Setup of job 9695:
==> flow/design.v (excerpt) <==
module Buzzer #(parameter isSim = 1,parameter isAHB = 0) (input wire clk,rst_n,
              output wire[31:0] BDMAC_RDATA,
              output wire       BDMAC_READYOUT,
              output wire[1:0]  BDMAC_RESP,
              input wire        BDMAC_SEL,
			  input wire        BDMAC_READY,
              input wire[31:0]  BDMAC_ADDR,
              input wire[1:0]   BDMAC_TRANS,
              input wire        BDMAC_WRITE,
              input wire[31:0]  BDMAC_WDATA,
              output wire[31:0] SBDMA_HADDR,
              output wire[1:0]  SBDMA_HTRANS,
              output wire       SBDMA_HWRITE,
              input wire[31:0]  SBDMA_HRDATA,
              input wire        SBDMA_HREADY,
              output wire[31:0] BBDMA_HADDR,
              output wire[1:0]  BBDMA_HTRANS,
              output wire       BBDMA_HWRITE,
              input wire[31:0]  BBDMA_HRDATA,
              input wire        BBDMA_HREADY,
              output wire PWM);
Size in the first run: ~3100 cells after synthesis, ~380 flip-flops.
export LEC_CHECK = 0
export ABC_AREA = 1
export CAP_MARGIN = 20
export CELL_PAD_IN_SITES_GLOBAL_PLACEMENT = 0
export CORE_MARGIN = 2
export CORE_UTILIZATION = 72
export CTS_CLUSTER_SIZE = 72
export GPL_TIMING_DRIVEN = 1
export HOLD_SLACK_MARGIN = 0.05
export MAX_ROUTING_LAYER = met4
export PLACE_DENSITY_LB_ADDON = 0.06
export SLEW_MARGIN = 15
create_clock -name core_clock -period 3.46 [get_ports {clk}]
run.sh (not shown) runs the stock make flow with config.mk's settings and CLKGATE_MAP_FILE=.
Complete run, failing final checks: job 9695, reason negative setup slack.
For job 2165, these inputs were changed with respect to job 9695:
- CTS_CLUSTER_SIZE changed from 72 to 90
- CELL_PAD_IN_SITES_DETAIL_PLACEMENT newly set to 1
- PLACE_DENSITY_LB_ADDON changed from 0.06 to 0.0
- CORE_UTILIZATION changed from 72 to 46
- CORE_MARGIN changed from 2 to 7
- SETUP_SLACK_MARGIN newly set to 1.02
- the clock period (ns, I/O delays scaled along) changed from 3.46 to 7.6
[summary]
Job 2165 completed; timing, DRC and antenna clean
Taking job 9695 as the reference, in job 2165 detailed-routing wirelength on met1 climbed 25%; cell count of the worst reg-to-reg path dropped 2; total power consumption of the routed design dropped 53%; global-route usage over all layers dropped 21 points.
Looking at cell area after layout across both flows, job 2165 is the weaker of the two, with job 9695 ahead.
### job 2165 -> job 2232
- removing CTS_CLUSTER_SIZE (formerly 90)
- changing CORE_MARGIN from 7 to 2
- changing CORE_UTILIZATION from 46 to 17
- removing GPL_TIMING_DRIVEN (formerly 1)
- removing CELL_PAD_IN_SITES_GLOBAL_PLACEMENT (formerly 0)
- removing HOLD_SLACK_MARGIN (formerly 0.05)
- removing CELL_PAD_IN_SITES_DETAIL_PLACEMENT (formerly 1)
- removing SETUP_SLACK_MARGIN (formerly 1.02)
- removing PLACE_DENSITY_LB_ADDON (formerly 0.0)
- changing SLEW_MARGIN from 15 to 20
- removing ABC_AREA (formerly 1)
- removing MAX_ROUTING_LAYER (formerly met4)
- changing the clock period (ns, I/O delays scaled along) from 7.6 to 14.4
Findings:
Taking job 2165 as the reference, in job 2232 clock network area share went down 0.27 points; share of synthesized area occupied by flip-flops and latches went up 0.47 points. Summary — post-route total power, job 2232 relative to job 2165: lower, by 45%. On job 2232: clock buffer count in the final layout is 4 lower than what job 2165 gave. NOTE: sequential share of layout area in job 2232 falls short of that of job 2165. Number of tap instances (job 2232 vs. job 2165) increases by more than 100%. Comparing job 2232 and job 2165, the lower clock insertion delay at the later pin of the skew report is on job 2165. Measured against each other, job 2232 and job 2165 differ in setup slack, the lower figure coming from job 2165.
What job 2019 does differently from job 2232 at the input level:
- swapping 17 for 56 in CORE_UTILIZATION
- swapping 14.4 for 4.42 in the clock period (ns, I/O delays scaled along)
Notes after the runs:
Across job 2232 and job 2019, the outcome is the same: a clean finish for every run.
Comparing job 2232 and job 2019, the lower net switching component of the power is on job 2232.
Summary of job 2019 over job 2232: routed wire length down about 16%, count of inverters not on the clock network in the layout flat.
A critical-path cell with the highest stage delay of clkdlybuf4s50_1 is what job 2232 shows, while dfrtp_1 belongs to job 2019.
Job 2019 has power per cell area above what job 2232 had.
Power and IR drop assume default switching activity.
